==> flow/design.v (excerpt) <==
module top_module_d11(
    i_clk,
    i_reset,
    i_start,
    i_load,
    i_enc_dec,
    i_pt1,
    i_pt2,
    i_key1,
    i_key2,
    i_r,
    o_ct1,
    o_ct2,
    o_done
);
Size: about 910 flip-flops, ~58000 sq um of cells after synthesis.
make LEC_CHECK=0 ABC_AREA=0 CAP_MARGIN=25 CELL_PAD_IN_SITES_GLOBAL_PLACEMENT=3 CORE_ASPECT_RATIO=1.46 CORE_MARGIN=8 CORE_UTILIZATION=68 CTS_CLUSTER_DIAMETER=134 CTS_CLUSTER_SIZE=14 HOLD_SLACK_MARGIN=0.01 SLEW_MARGIN=25 finish   # period 2.4 ns
run.sh (not shown) runs the stock make flow with config.mk's settings and CLKGATE_MAP_FILE=.
The first run died in 3_1_place_gp_skip_io.
Rerun with:
CAP_MARGIN = 40   (was 25)
CELL_PAD_IN_SITES_GLOBAL_PLACEMENT = 0   (was 3)
CORE_ASPECT_RATIO = 1.15   (was 1.46)
CORE_MARGIN = 2   (was 8)
CORE_UTILIZATION = 72   (was 68)
CTS_CLUSTER_SIZE = 57   (was 14)
PLACE_DENSITY_LB_ADDON = 0.0   (was not set)
SETUP_SLACK_MARGIN = 0.7   (was not set)
SLEW_MARGIN = 15   (was 25)
TNS_END_PERCENT = 40   (was not set)
Outcome: Now the flow never finished: it broke off in 4_1_cts; synthesized area stays the same; die size went down by 13%; synthesized cell count does not change.
Rerun with:
CAP_MARGIN = 25   (was 40)
CORE_ASPECT_RATIO = 1.46   (was 1.15)
CORE_UTILIZATION = 54   (was 72)
CTS_CLUSTER_SIZE = not set   (was 57)
PLACE_DENSITY_LB_ADDON = not set   (was 0.0)
SETUP_SLACK_MARGIN = not set   (was 0.7)
SLEW_MARGIN = 25   (was 15)
TNS_END_PERCENT = not set   (was 40)
clock period = 3.51 ns   (was 2.4 ns; I/O delays follow)
The new run ran to the end with violations: setup timing.
Area after synthesis does not change.
Die size increases by 33%.
Synthesized cell count is unchanged.
Rerun with:
CORE_ASPECT_RATIO = 0.71   (was 1.46)
CORE_UTILIZATION = 58   (was 54)
SETUP_SLACK_MARGIN = -0.22   (was not set)
Outcome:
- The changed run reached the layout checks and failed them: setup timing
- maximum frequency is lower by a few percent
- worst setup slack is worse by 0.14 ns
- global-route usage is higher by 4.2 points
- synthesized cell count does not change

Setup of oak:
Starting RTL as in the previous note.
clock: 3.51 ns
lec_check: 0
abc_area: 1
cap_margin: 25
cell_pad_in_sites_detail_placement: 1
cell_pad_in_sites_global_placement: 3
core_aspect_ratio: 1.46
core_margin: 2
core_utilization: 30
cts_cluster_diameter: 132
hold_slack_margin: 0.3
min_routing_layer: met2
place_density_lb_addon: 0.24
setup_slack_margin: 0.66
slew_margin: 30
The flow completed for oak, but it is not clean: the layout still shows setup timing.
## Diff of input files: pine against oak
==> flow/config.mk <==
export PLATFORM = sky130hd
export DESIGN_NAME = top_module_d11
export DESIGN_NICKNAME = top_module_d11
export VERILOG_FILES = /design/flow/design.v
export SDC_FILE = /design/flow/constraint.sdc
export NUM_CORES = 4
export LEC_CHECK = 0
export ABC_AREA = 1
export CAP_MARGIN = 25
export CELL_PAD_IN_SITES_GLOBAL_PLACEMENT = 3
export CORE_ASPECT_RATIO = 0.86
export CORE_MARGIN = 8
export CORE_UTILIZATION = 30
export CTS_CLUSTER_DIAMETER = 134
export HOLD_SLACK_MARGIN = 0.01
export PLACE_DENSITY = 0.4
export SETUP_SLACK_MARGIN = -0.34
export SLEW_MARGIN = 25
Notes after the runs:
To summarise pine: no stage aborted, but the layout did not pass its checks, failing on setup timing. Floorplan die area: pine vs oak up 5.4%. Compared with oak, clock-buffer cell count in pine increased by a few percent. After synthesis and placement, the instance count of pine is below that of oak. Summary of the comparison: final setup violation count is lower in pine, relative to oak. Lower final worst slack among pine and oak: oak. On met1 wire length: pine sits above oak. Re maximum frequency: pine and oak aren't equal, and the lower value belongs to oak. pine does better than oak on final area.
## Diff of input files: birch against pine
==> flow/config.mk <==
export PLATFORM = sky130hd
export DESIGN_NAME = top_module_d11
export DESIGN_NICKNAME = top_module_d11
export VERILOG_FILES = /design/flow/design.v
export SDC_FILE = /design/flow/constraint.sdc
export NUM_CORES = 4
export LEC_CHECK = 0
export ABC_AREA = 1
export CAP_MARGIN = 25
export CELL_PAD_IN_SITES_DETAIL_PLACEMENT = 2
export CELL_PAD_IN_SITES_GLOBAL_PLACEMENT = 3
export CORE_ASPECT_RATIO = 1.46
export CORE_MARGIN = 2
export CORE_UTILIZATION = 34
export CTS_CLUSTER_DIAMETER = 132
export GPL_ROUTABILITY_DRIVEN = 0
export MAX_ROUTING_LAYER = met4
export MIN_ROUTING_LAYER = met2
export PLACE_DENSITY_LB_ADDON = 0.24
export SETUP_SLACK_MARGIN = 0.66
export SLEW_MARGIN = 30
Notes after the runs:
- FAIL birch @ global routing: tool exited with error
- Buffers inserted during post-CTS setup optimization: birch vs pine up 190%
- Core box area, pine and birch: higher on pine
- | width of the die | birch vs pine | 150 µm lower |
